==> flow/design.v (excerpt) <==
module convolver #(
    parameter N = 16,   
    parameter Q = 12,   
    parameter n = 416,  
    parameter k = 3,    
    parameter s = 1,    
    parameter NUM_MAC = 8  
)(
    input wire clk,
    input wire rst,
    input wire en,
    input wire [N-1:0] activation_in,
    input wire [(k*k*N)-1:0] weight, 
    input wire [N-1:0] batch_gamma,  
    input wire [N-1:0] batch_beta,   
    output wire [N-1:0] conv_out
);
For scale: about 26000 cells after synthesis, roughly 210 I/O pins, about 270000 um^2 of cells after synthesis.
clock: 11.1 ns
lec_check: 0
cap_margin: 20
core_margin: 2
core_utilization: 69
cts_cluster_size: 35
hold_slack_margin: -0.08
setup_slack_margin: 1.82
slew_margin: 20
run.sh (not shown) runs the stock make flow with config.mk's settings and CLKGATE_MAP_FILE=.
The baseline finished with negative setup slack left.
Rerun with:
Settings changed: CELL_PAD_IN_SITES_DETAIL_PLACEMENT from default to 1, CORE_UTILIZATION 69 to 20, CTS_CLUSTER_SIZE 35 to default, GPL_TIMING_DRIVEN from default to 0, HOLD_SLACK_MARGIN -0.08 to default, MAX_ROUTING_LAYER from default to met5, MIN_ROUTING_LAYER from default to met1, SETUP_SLACK_MARGIN 1.82 to 3.73.
Clock period 11.1 ns to 32.9 ns, I/O delays scaled along.
Result:
- With this change the flow produced a clean layout
- utilization falls by 54 points
- count of clock-buffer cells in the layout shrinks by 76
- die size rose to 3.4 times its value
- global-route usage decreases by 13 points
Rerun with:
Settings changed: CELL_PAD_IN_SITES_DETAIL_PLACEMENT 1 to default, CORE_UTILIZATION 20 to 45, GPL_TIMING_DRIVEN 0 to default, MAX_ROUTING_LAYER met5 to default, MIN_ROUTING_LAYER met1 to default, PLACE_DENSITY from default to 0.6, SETUP_SLACK_MARGIN 3.73 to default.
Clock period 32.9 ns to 26.0 ns, I/O delays scaled along.
=>
- The new run passed the timing, DRC and antenna checks
- setup slack is worse by 3.5 ns
- utilization grows by 27 points
- final area shrinks by 4.7%
- wire length shrinks by 28%
- non-clock buffer count shrinks by 1461
- flip-flop count does not change
- die area shrinks by 55%
- cell count shrinks by 25%
Rerun with:
Settings changed: CAP_MARGIN 20 to 15, CORE_UTILIZATION 45 to 70, CTS_CLUSTER_SIZE from default to 51, GPL_ROUTABILITY_DRIVEN from default to 1, MIN_ROUTING_LAYER from default to met1, PLACE_DENSITY 0.6 to 0.67, SETUP_SLACK_MARGIN from default to 4.53, TNS_END_PERCENT from default to 55.
Clock period 26.0 ns to 18.0 ns, I/O delays scaled along.
Outcome:
- This time the run reached the layout checks and failed them: negative setup slack
- clock-buffer cell count is lower by 97
- worst setup slack loses 2.5 ns
- via count is higher slightly
- global-route usage is higher by 7.6 points
- synthesized area is unchanged
- synthesized cell count stays the same
- core utilization is higher by 28 points
- first-iteration DRC count is higher by a quarter to a third
- hold slack gains 0.022 ns

---

Starting RTL as in the previous note.
Settings: LEC_CHECK=0, ABC_AREA=1, CAP_MARGIN=15, CORE_MARGIN=2, CORE_UTILIZATION=72, GPL_ROUTABILITY_DRIVEN=1, MIN_ROUTING_LAYER=met1, PLACE_DENSITY_LB_ADDON=0.2, SETUP_SLACK_MARGIN=2.03, SLEW_MARGIN=20, TNS_END_PERCENT=55; clock period 14.5 ns.
The first run completed, yet does not pass: negative setup slack.
==> next run, changes <==
ABC_AREA = unset   (was 1)
CAP_MARGIN = 20   (was 15)
GPL_ROUTABILITY_DRIVEN = unset   (was 1)
MIN_ROUTING_LAYER = unset   (was met1)
PLACE_DENSITY = 0.6   (was unset)
PLACE_DENSITY_LB_ADDON = unset   (was 0.2)
SETUP_SLACK_MARGIN = unset   (was 2.03)
TNS_END_PERCENT = unset   (was 55)
clock period = 15.1 ns   (was 14.5 ns; I/O delays follow)
The new run finished with negative setup slack left.
First-iteration DRC count fell by 47%.
Worst setup slack is better by 0.041 ns.
Hold slack improves by 0.043 ns.
Area after synthesis grows by 1.4%.
Global-route usage is lower by 4.7 points.
==> next run, changes <==
ABC_AREA = 1   (was unset)
CORE_ASPECT_RATIO = 0.5   (was unset)
CTS_CLUSTER_DIAMETER = 93   (was unset)
CTS_CLUSTER_SIZE = 13   (was unset)
PLACE_DENSITY = unset   (was 0.6)
PLACE_DENSITY_LB_ADDON = 0.2   (was unset)
SETUP_SLACK_MARGIN = 2.05   (was unset)
clock period = 14.5 ns   (was 15.1 ns; I/O delays follow)
=> The new run completed, yet does not pass: negative setup slack. Final cell count increases by about a fifth. Design area decreases by a few percent.

---

The RTL this note starts from:
==> flow/design.v <==
module convolver #(
    parameter N = 16,   
    parameter Q = 12,   
    parameter n = 416,  
    parameter k = 3,    
    parameter s = 1,    
    parameter NUM_MAC = 8  
)(
    input wire clk,
    input wire rst,
    input wire en,
    input wire [N-1:0] activation_in,
    input wire [(k*k*N)-1:0] weight, 
    input wire [N-1:0] batch_gamma,  
    input wire [N-1:0] batch_beta,   
    output wire [N-1:0] conv_out
);
    reg [N-1:0] line_buffer [(k-1)*n-1:0];
    wire [N-1:0] window_buffer [0:k*k-1];
    integer i;
    always @(posedge clk) begin
        if (rst) begin
            for (i = 0; i < (k-1)*n; i = i + 1) begin
                line_buffer[i] <= 0;
            end
        end else if (en) begin
            for (i = (k-1)*n-1; i > 0; i = i - 1) begin
                line_buffer[i] <= line_buffer[i-1];
            end
            line_buffer[0] <= activation_in;  
        end
    end
    genvar x, y;
    generate
        for (y = 0; y < k; y = y + 1) begin : window_row
            for (x = 0; x < k; x = x + 1) begin : window_col
                if (y == k-1) begin
                    assign window_buffer[y*k + x] = line_buffer[x];  
                end else begin
                    assign window_buffer[y*k + x] = line_buffer[y*n + x];
                end
            end
        end
    endgenerate
    reg [N-1:0] conv_temp;
    always @(*) begin
        conv_temp = 0;
        for (i = 0; i < k*k; i = i + 1) begin
            conv_temp = conv_temp + (($signed(window_buffer[i]) * $signed(weight[i*N +: N])) >>> Q);
        end
    end
    wire [N-1:0] bn_out;
    assign bn_out = (conv_temp * batch_gamma) + batch_beta;
    assign conv_out = (bn_out[N-1]) ? (bn_out >>> 3) : bn_out;  
endmodule
==> flow/config.mk <==
export PLATFORM = sky130hd
export DESIGN_NAME = convolver
export DESIGN_NICKNAME = convolver
export VERILOG_FILES = /design/flow/design.v
export SDC_FILE = /design/flow/constraint.sdc
export NUM_CORES = 4
export LEC_CHECK = 0
export CAP_MARGIN = 0
export CORE_MARGIN = 2
export CORE_UTILIZATION = 69
export CTS_CLUSTER_SIZE = 35
export HOLD_SLACK_MARGIN = -0.1
export SETUP_SLACK_MARGIN = 1.82
export SLEW_MARGIN = 20
==> flow/constraint.sdc <==
create_clock -name core_clock -period 11.1 [get_ports {clk}]
set_input_delay 2.2200 -clock core_clock [delete_from_list [all_inputs] [get_ports {clk}]]
set_output_delay 2.2200 -clock core_clock [all_outputs]
set_load 0.01 [all_outputs]
The baseline finished but fails on negative setup slack.
Next try:
- ABC_AREA: default -> 1
- CAP_MARGIN: 0 -> 20
- CORE_UTILIZATION: 69 -> 72
- CTS_CLUSTER_SIZE: 35 -> 14
- HOLD_SLACK_MARGIN: -0.1 -> default
- PLACE_DENSITY: default -> 0.74
- SETUP_SLACK_MARGIN: 1.82 -> 1.84
- clock period: 11.1 -> 15.2 ns (I/O delays scaled with it)
What happened:
- The new run completed, yet does not pass: negative setup slack
- final area decreases by a few percent
- via count increases by a quarter to a third
- global-route usage increases by 5.9 points
Next try:
- ABC_AREA: 1 -> default
- CORE_UTILIZATION: 72 -> 45
- CTS_CLUSTER_SIZE: 14 -> default
- PLACE_DENSITY: 0.74 -> 0.6
- SETUP_SLACK_MARGIN: 1.84 -> 5.0
- clock period: 15.2 -> 26.0 ns (I/O delays scaled with it)
Result:
- This time the run completed without violations
- worst hold slack improved by 0.040 ns
- worst setup slack improves by 6.1 ns
- count of clock-buffer cells in the layout went up by 106
Next try:
- CORE_UTILIZATION: 45 -> 72
- CTS_CLUSTER_SIZE: default -> 10
- SETUP_SLACK_MARGIN: 5.0 -> 2.8
- clock period: 26.0 -> 11.5 ns (I/O delays scaled with it)
This time the run completed and failed the layout checks on negative setup slack; critical path depth grows by 2; via count grows by 2.4%; final area went down by 0.84%; global-route usage rises by 8.6 points; non-clock buffer count rose by 574; sequential share of layout area came out higher by 0.37 points; first-iteration DRC count came out higher by 20%; register-to-register slack got worse by 14 ns.

---

Starts from the design.v that is shown in full above.
clock: 18.2 ns
lec_check: 0
abc_area: 1
cap_margin: 20
cell_pad_in_sites_detail_placement: 1
core_aspect_ratio: 1.29
core_margin: 8
core_utilization: 45
cts_cluster_diameter: 32
gpl_routability_driven: 0
gpl_timing_driven: 0
max_routing_layer: met5
place_density_lb_addon: 0.21
slew_margin: 35
tns_end_percent: 35
The baseline ran to the end with violations: negative setup slack.
Edit:
- ABC_AREA: 1 -> unset
- CELL_PAD_IN_SITES_DETAIL_PLACEMENT: 1 -> unset
- CORE_ASPECT_RATIO: 1.29 -> unset
- CORE_MARGIN: 8 -> 2
- CORE_UTILIZATION: 45 -> 69
- CTS_CLUSTER_DIAMETER: 32 -> unset
- CTS_CLUSTER_SIZE: unset -> 35
- GPL_ROUTABILITY_DRIVEN: 0 -> unset
- GPL_TIMING_DRIVEN: 0 -> unset
- MAX_ROUTING_LAYER: met5 -> unset
- PLACE_DENSITY_LB_ADDON: 0.21 -> unset
- SLEW_MARGIN: 35 -> 20
- TNS_END_PERCENT: 35 -> unset
- clock period: 18.2 -> 11.1 ns (I/O delays scaled with it)
Outcome: The changed run finished but failed the layout checks on negative setup slack. Via count went down by 28%. Die area went down by 36%. Clock-buffer cell count went down by 336. Non-clock buffer count went down by 1615. Global-route usage went down by 2.6 points. Wire length went down by 43%.
Edit:
- ABC_AREA: unset -> 1
- CORE_UTILIZATION: 69 -> 72
- CTS_CLUSTER_DIAMETER: unset -> 352
- CTS_CLUSTER_SIZE: 35 -> 13
- PLACE_DENSITY_LB_ADDON: unset -> 0.03
- SETUP_SLACK_MARGIN: unset -> 2.23
- TNS_END_PERCENT: unset -> 5
- clock period: 11.1 -> 15.7 ns (I/O delays scaled with it)
The new run reached the layout checks and failed them: negative setup slack.
Setup slack is better by 3100 ps.
Via count increases by 26%.
Die area is lower by 5.4%.
Global-route usage came out higher by 5.8 points.
Edit:
- ABC_AREA: 1 -> unset
- CTS_CLUSTER_DIAMETER: 352 -> unset
- CTS_CLUSTER_SIZE: 13 -> 10
- PLACE_DENSITY: unset -> 0.37
- PLACE_DENSITY_LB_ADDON: 0.03 -> unset
- SETUP_SLACK_MARGIN: 2.23 -> unset
- TNS_END_PERCENT: 5 -> unset
- clock period: 15.7 -> 11.5 ns (I/O delays scaled with it)
The new run ran to the end with violations: negative setup slack; utilization climbs by 2.0 points; global-route usage drops by 4.8 points; via count is lower by about 20%; routed wire length drops by 17%.
